==> job 2687 <==
// Risc_32_bit
module Risc_32_bit
(
  input         clk       ,
  input         rst_n     ,
  output [31:0] imem_addr ,
  input  [31:0] imem_rdata,
  output [31:0] dmem_addr ,
  output [31:0] dmem_wdata,
  output        dmem_we   ,
  input  [31:0] dmem_rdata
);
export LEC_CHECK = 0
export ABC_AREA = 0
export CAP_MARGIN = 10
export CELL_PAD_IN_SITES_DETAIL_PLACEMENT = 1
export CORE_ASPECT_RATIO = 0.74
export CORE_MARGIN = 7
export CORE_UTILIZATION = 40
export CTS_CLUSTER_DIAMETER = 201
export CTS_CLUSTER_SIZE = 86
export GPL_ROUTABILITY_DRIVEN = 0
export MIN_ROUTING_LAYER = met2
export PLACE_DENSITY_LB_ADDON = 0.29
export SETUP_SLACK_MARGIN = 1.17
export SLEW_MARGIN = 20
create_clock -name core_clock -period 4.79 [get_ports {clk}]
run.sh (not shown) runs the stock make flow with config.mk's settings and CLKGATE_MAP_FILE=.
==> job 2118: changes against job 2687 <==
==> flow/config.mk (replaced) <==
export PLATFORM = sky130hd
export DESIGN_NAME = Risc_32_bit
export DESIGN_NICKNAME = Risc_32_bit
export VERILOG_FILES = /design/flow/design.v
export SDC_FILE = /design/flow/constraint.sdc
export NUM_CORES = 4
export LEC_CHECK = 0
export CAP_MARGIN = 20
export CORE_MARGIN = 2
export CORE_UTILIZATION = 66
export CTS_CLUSTER_SIZE = 54
export SLEW_MARGIN = 20
==> flow/constraint.sdc (replaced) <==
create_clock -name core_clock -period 5.07 [get_ports {clk}]
set_input_delay 1.0140 -clock core_clock [delete_from_list [all_inputs] [get_ports {clk}]]
set_output_delay 1.0140 -clock core_clock [all_outputs]
set_load 0.01 [all_outputs]
==> job 1123: changes against job 2687 <==
==> flow/config.mk (replaced) <==
export PLATFORM = sky130hd
export DESIGN_NAME = Risc_32_bit
export DESIGN_NICKNAME = Risc_32_bit
export VERILOG_FILES = /design/flow/design.v
export SDC_FILE = /design/flow/constraint.sdc
export NUM_CORES = 4
export LEC_CHECK = 0
export ABC_AREA = 0
export CAP_MARGIN = 20
export CELL_PAD_IN_SITES_DETAIL_PLACEMENT = 0
export CORE_ASPECT_RATIO = 0.74
export CORE_MARGIN = 2
export CORE_UTILIZATION = 72
export CTS_CLUSTER_DIAMETER = 81
export CTS_CLUSTER_SIZE = 47
export PLACE_DENSITY_LB_ADDON = 0.0
export SETUP_SLACK_MARGIN = 0.46
export SLEW_MARGIN = 20
==> flow/constraint.sdc (replaced) <==
create_clock -name core_clock -period 3.37 [get_ports {clk}]
set_input_delay 0.6740 -clock core_clock [delete_from_list [all_inputs] [get_ports {clk}]]
set_output_delay 0.6740 -clock core_clock [all_outputs]
set_load 0.01 [all_outputs]
==> results.txt <==
From the run reports.

- The flow did not finish.
- It got as far as 5_1_grt and failed there.
- The first error in the log reads "[ERROR GRT-0116] Global routing finished with congestion. Check the congestion regions in the DRC Viewer".
- The number of buffers inserted by post-CTS setup repair is 32.
- The HPWL after detailed placement is 240000 um.
- The die is 529 um wide.
- The busiest layer in global routing is met3.
- The global routing report lists combined usage of all routing layers as 69.0%.
- The area of the die is ~210000 um2.
- Routing resource usage on met3 recorded by global route was roughly 80%.
- The die height is 395 um.
- Global routing used 0% of the available met1 tracks.
- The maximum level of the CTS H-tree is 1.
- The post-cts repair resize count is approximately 250.
- The placement stage leaves a total instance area of 87900 um2.
- Including well taps, the total number of placed cells is between 9000 and 10000.
(the above is from job 2687)
==> results.txt <==
From the run reports.

- The HPWL after detailed placement is 243000 um.
- The total routing usage reported by global routing is between 80 and 90%.
- The run stopped with a tool error.
- The floorplan-stage core utilization reads between 70 and 80%.
- The die height reads 288 um.
- Routing resource usage on met1 recorded by global route was between 80 and 90%.
- The die covers 112000 um2.
- The overall die width is roughly 390 um.
- The total instance count after detailed placement is a little over 9000.
- The total grt overflow reads between 80 and 90.
- After detailed placement, the total cell area comes to about 90000 um2.
- The post-cts repair resize count reads about 210.
- In this run the post-CTS setup repair buffer count came out at 25.
- The flow stopped in 5_1_grt.
- The first error in the log reads "[ERROR GRT-0232] Routing congestion too high. Check the congestion heatmap in the GUI".
- The fraction of synthesis flops using an asynchronous set or reset pin is 7.17%.
(the above is from job 1123)
==> results.txt <==
From the run reports.

- Gates resized during post-CTS repair numbered between 150 and 200.
- The die height is roughly 350 um.
- The total instance count after detailed placement is 8858.
- For reference, simple AND, OR, NAND and NOR cells occupy between 10% and 20% of the area reported after synthesis.
- The area after detailed placement is ~86000 um2.
- The maximum level of the CTS H-tree reads 4.
- The flow did not finish.
- The HPWL after detailed placement is 229000 um.
- The area of the die is 122000 um2.
- It got as far as 5_1_grt and failed there.
- Once the clock tree was built, the setup fixing pass inserted 27 buffers.
- In this run, the synthesized area fraction spent on adder and majority cells is recorded as 2.20%.
(the above is from job 2118)


==> inputs of run B <==
Starting RTL as in the previous note.
// Risc_32_bit
module Risc_32_bit
(
  input         clk       ,
  input         rst_n     ,
  output [31:0] imem_addr ,
  input  [31:0] imem_rdata,
  output [31:0] dmem_addr ,
  output [31:0] dmem_wdata,
  output        dmem_we   ,
  input  [31:0] dmem_rdata
);
==> flow/config.mk <==
export PLATFORM = sky130hd
export DESIGN_NAME = Risc_32_bit
export DESIGN_NICKNAME = Risc_32_bit
export VERILOG_FILES = /design/flow/design.v
export SDC_FILE = /design/flow/constraint.sdc
export NUM_CORES = 4
export LEC_CHECK = 0
export ABC_AREA = 0
export CAP_MARGIN = 10
export CELL_PAD_IN_SITES_DETAIL_PLACEMENT = 2
export CORE_ASPECT_RATIO = 0.74
export CORE_MARGIN = 7
export CORE_UTILIZATION = 19
export CTS_CLUSTER_DIAMETER = 55
export CTS_CLUSTER_SIZE = 61
export GPL_ROUTABILITY_DRIVEN = 0
export MAX_ROUTING_LAYER = met4
export MIN_ROUTING_LAYER = met1
export PLACE_DENSITY_LB_ADDON = 0.29
export SETUP_SLACK_MARGIN = 1.17
export SLEW_MARGIN = 20
==> flow/constraint.sdc <==
create_clock -name core_clock -period 4.79 [get_ports {clk}]
set_input_delay 0.9580 -clock core_clock [delete_from_list [all_inputs] [get_ports {clk}]]
set_output_delay 0.9580 -clock core_clock [all_outputs]
set_load 0.01 [all_outputs]
==> run F (differences from run B) <==
ABC_AREA = 1   (was 0)
CAP_MARGIN = 30   (was 10)
CELL_PAD_IN_SITES_DETAIL_PLACEMENT = 1   (was 2)
CELL_PAD_IN_SITES_GLOBAL_PLACEMENT = 1   (was not set)
CORE_ASPECT_RATIO = not set   (was 0.74)
CORE_MARGIN = 2   (was 7)
CORE_UTILIZATION = 51   (was 19)
CTS_CLUSTER_DIAMETER = 133   (was 55)
CTS_CLUSTER_SIZE = 15   (was 61)
GPL_ROUTABILITY_DRIVEN = not set   (was 0)
GPL_TIMING_DRIVEN = 0   (was not set)
HOLD_SLACK_MARGIN = 0.03   (was not set)
MAX_ROUTING_LAYER = met5   (was met4)
MIN_ROUTING_LAYER = met2   (was met1)
PLACE_DENSITY_LB_ADDON = not set   (was 0.29)
SETUP_SLACK_MARGIN = 0.44   (was 1.17)
SLEW_MARGIN = 15   (was 20)
TNS_END_PERCENT = 50   (was not set)
==> flow/constraint.sdc (replaced) <==
create_clock -name core_clock -period 8.5 [get_ports {clk}]
set_input_delay 1.7000 -clock core_clock [delete_from_list [all_inputs] [get_ports {clk}]]
set_output_delay 1.7000 -clock core_clock [all_outputs]
set_load 0.01 [all_outputs]
==> run D (differences from run B) <==
ABC_AREA = not set   (was 0)
CAP_MARGIN = 20   (was 10)
CELL_PAD_IN_SITES_DETAIL_PLACEMENT = not set   (was 2)
CORE_ASPECT_RATIO = not set   (was 0.74)
CORE_MARGIN = 2   (was 7)
CORE_UTILIZATION = 40   (was 19)
CTS_CLUSTER_DIAMETER = not set   (was 55)
CTS_CLUSTER_SIZE = not set   (was 61)
GPL_ROUTABILITY_DRIVEN = not set   (was 0)
MAX_ROUTING_LAYER = not set   (was met4)
MIN_ROUTING_LAYER = not set   (was met1)
PLACE_DENSITY_LB_ADDON = not set   (was 0.29)
SETUP_SLACK_MARGIN = not set   (was 1.17)
==> flow/constraint.sdc (replaced) <==
create_clock -name core_clock -period 7.85 [get_ports {clk}]
set_input_delay 1.5700 -clock core_clock [delete_from_list [all_inputs] [get_ports {clk}]]
set_output_delay 1.5700 -clock core_clock [all_outputs]
set_load 0.01 [all_outputs]
==> results_dict.tcl <==
# metrics dict for downstream scripts
set metrics [dict create \
    ys_types 98 \
    fin_util 0.456 \
    setup_ws_ps 651 \
    crit_arrival_ps 7840 \
    overflow 0 \
    status "complete, no violations" \
    fin_area_mm2 0.0889 \
    clk_latency_ps 840 \
    insertedDiodeCount 16 \
    critPathLaunchType "register" \
    core_region_area_mm2 0.195 \
    wl_per_cell_um 34.5 \
    crit_family "AND-OR/OR-AND gates" \
    tightest_slew_ps 1200 \
    pg_clk_mw 7.45 \
    n_all_inverters 181 \
    drc_errors 0 \
]
-- figures above: run D

==> results_dict.tcl <==
# metrics dict for downstream scripts
set metrics [dict create \
    drc_errors 0 \
    crit_family "simple AND/OR/NAND/NOR gates" \
    tightest_slew_ps 1150 \
    fin_util 0.246 \
    pg_clk_mw 12.5 \
    ys_types 98 \
    setup_viol 61 \
    overflow 0 \
    core_region_area_mm2 0.410 \
    clk_latency_ps 900 \
    failed_checks "negative setup slack" \
    status "finished with violations" \
    setup_ws_ps -905 \
]
-- figures above: run B

==> results_dict.tcl <==
# implementation run metrics
set metrics [dict create \
    dieArea_mm2 0.161 \
    error "[ERROR GRT-0116] Global routing finished with congestion. Check the congestion regions in the DRC Viewer." \
    lastStage "5_1_grt" \
    synthAoiAreaFrac 0.187 \
    std_cell_rows 145 \
    io_pins 163 \
    die_y_um 401 \
    io_buffers 162 \
    syn_inst 10200 \
    ys_types 61 \
    core_region_area_mm2 0.156 \
    overflow 7346 \
    place_hpwl_um 392000 \
    clk_path_buf_depth 3 \
    status "aborted with a tool error" \
]
-- figures above: run F



==> run a: inputs <==
Risc_32_bit again, from the RTL that the note above started with.
export LEC_CHECK = 0
export ABC_AREA = 0
export CAP_MARGIN = 20
export CELL_PAD_IN_SITES_DETAIL_PLACEMENT = 0
export CORE_ASPECT_RATIO = 0.74
export CORE_MARGIN = 2
export CORE_UTILIZATION = 70
export CTS_CLUSTER_DIAMETER = 81
export CTS_CLUSTER_SIZE = 47
export SETUP_SLACK_MARGIN = 1.17
export SLEW_MARGIN = 20
create_clock -name core_clock -period 3.37 [get_ports {clk}]
==> run b (differences from run a) <==
Settings changed: ABC_AREA 0 to default, CAP_MARGIN 20 to 30, CELL_PAD_IN_SITES_DETAIL_PLACEMENT 0 to 1, CELL_PAD_IN_SITES_GLOBAL_PLACEMENT from default to 2, CORE_ASPECT_RATIO 0.74 to default, CORE_UTILIZATION 70 to 40, CTS_CLUSTER_DIAMETER 81 to 133, CTS_CLUSTER_SIZE 47 to 15, GPL_TIMING_DRIVEN from default to 0, HOLD_SLACK_MARGIN from default to 0.29, MAX_ROUTING_LAYER from default to met4, MIN_ROUTING_LAYER from default to met2, SETUP_SLACK_MARGIN 1.17 to 0.44, SLEW_MARGIN 20 to 15, TNS_END_PERCENT from default to 50.
==> flow/constraint.sdc (replaced) <==
create_clock -name core_clock -period 8.5 [get_ports {clk}]
set_input_delay 1.7000 -clock core_clock [delete_from_list [all_inputs] [get_ports {clk}]]
set_output_delay 1.7000 -clock core_clock [all_outputs]
set_load 0.01 [all_outputs]
==> run c (differences from run a) <==
Settings changed: ABC_AREA 0 to default, CELL_PAD_IN_SITES_DETAIL_PLACEMENT 0 to default, CORE_ASPECT_RATIO 0.74 to default, CORE_UTILIZATION 70 to 13, CTS_CLUSTER_DIAMETER 81 to default, CTS_CLUSTER_SIZE 47 to default, SETUP_SLACK_MARGIN 1.17 to default.
==> flow/constraint.sdc (replaced) <==
create_clock -name core_clock -period 12.7 [get_ports {clk}]
set_input_delay 2.5400 -clock core_clock [delete_from_list [all_inputs] [get_ports {clk}]]
set_output_delay 2.5400 -clock core_clock [all_outputs]
set_load 0.01 [all_outputs]
==> comparison table <==
| item | run b | run a | run c |
|---|---|---|---|
| Clock buffer count from CTS | 103 | 47 | 154 |
| Area fraction in and, or, nand and nor cells | 17.85% | 17.85% | 17.85% |
| Placed Instances | 10.12k | 9,224 | 14.86k |
| HPWL Detailed | 367.3 mm | 245.7 mm | 224.5 mm |
| Flops out of synthesis | 1,395 | 1,395 | 1,395 |
| Number of top-level pins | 163 | 163 | 163 |
| Fraction of the mapped netlist area in adder cells | 2.201% | 2.201% | 2.201% |
| H-tree levels | 3 | 2 | 4 |
| Placement Setup Slack | -0.1935 ns | -2.469 ns | 5.230 ns |
| Die Y-Extent | 447.2 um | 292.2 um | 781.4 um |
| Fraction of the core area occupied by cells at floorplan | 40.29% | 70.69% | 13.05% |
| Placer's final routability congestion estimate | 1.233 | 1.231 | 0.9563 |
| Result of the run | aborted with a tool error | aborted with a tool error | finished clean |
| Stage where the flow stopped | 5_1_grt | 5_1_grt | - |
| Total placed instance area | 0.08783 mm^2 | 0.09034 mm^2 | 0.09024 mm^2 |
| Xor and xnor fraction of the mapped netlist area | 0.7134% | 0.7134% | 0.7134% |
| Count of cells resized by post-cts repair | 7 | 861 | 0 |
| Width of the die | 447.2 um | 393.5 um | 781.4 um |
| Total die area | 0.2000 mm^2 | 0.1150 mm^2 | 0.6106 mm^2 |
| Input/output buffers | 162 | 162 | 162 |
| Area fraction of the dominant cell type after synthesis | 39.14% | 39.14% | 39.14% |
| Floorplan Core Area | 0.1950 mm^2 | 0.1111 mm^2 | 0.6023 mm^2 |
| Setup Buffers After CTS | 1 | 175 | 0 |
| CTS sink cnt | 1,395 | 1,395 | 1,395 |
| Row Count | 162 | 105 | 285 |
| Synth async-reset ratio | 7.168% | 7.168% | 7.168% |
| Mapped Area | 0.07857 mm^2 | 0.07857 mm^2 | 0.07857 mm^2 |


==> build 68: inputs <==
Starting RTL as in the previous note.
Settings: LEC_CHECK=0, CAP_MARGIN=20, CORE_MARGIN=2, CORE_UTILIZATION=43, SLEW_MARGIN=20; clock period 4.41 ns.
==> inputs of build 37, as changes to build 68 <==
CORE_UTILIZATION = 40   (was 43)
==> flow/constraint.sdc (replaced) <==
create_clock -name core_clock -period 14.1 [get_ports {clk}]
set_input_delay 2.8200 -clock core_clock [delete_from_list [all_inputs] [get_ports {clk}]]
set_output_delay 2.8200 -clock core_clock [all_outputs]
set_load 0.01 [all_outputs]
==> inputs of build 22, as changes to build 68 <==
CORE_UTILIZATION = 66   (was 43)
==> flow/constraint.sdc (replaced) <==
create_clock -name core_clock -period 5.85 [get_ports {clk}]
set_input_delay 1.1700 -clock core_clock [delete_from_list [all_inputs] [get_ports {clk}]]
set_output_delay 1.1700 -clock core_clock [all_outputs]
set_load 0.01 [all_outputs]
==> comparison table <==
item                                                                        build 68                build 37                build 22
Peak clock frequency supported by timing                                   188.9 MHz               128.2 MHz               172.6 MHz
Cell type taking the most area                                           logic gates  flip-flops and latches  flip-flops and latches
Count of instances resized after the clock tree is built                         134                       0                       5
Count of vias placed by the detailed router                                    66150                   62650                   67190
Top fanout value on the critical path                                              7                      21                      11
RSZ-0062 raised after global routing                                             yes                      no                      no
Power consumed by the clock network                                          13.3 mW                 4.17 mW                 8.99 mW
Final HPWL DP                                                              234900 um               221900 um               213600 um
Setup Buffers After CTS                                                           19                       0                       1
Run status                                                complete, but fails checks  timing/DRC/antenna clean  timing/DRC/antenna clean
Reasons for failing layout checks                               negative setup slack                       -                       -
Proportion of cell area occupied by multi-input gates                         0.4024                  0.4228                  0.4245
Placer Congestion                                                              1.014                  0.9910                   1.122
Switching power summed over all nets                                        10.73 mW                3.154 mW                7.442 mW
Die Span Y                                                                  431.5 um                447.2 um                349.0 um
GRT Util Overall                                                              0.3698                  0.3317                  0.5216
DR iter-0 viols                                                                 9406                    8827                   12370
No activity file was given, so power comes from the tool's default toggle rates.
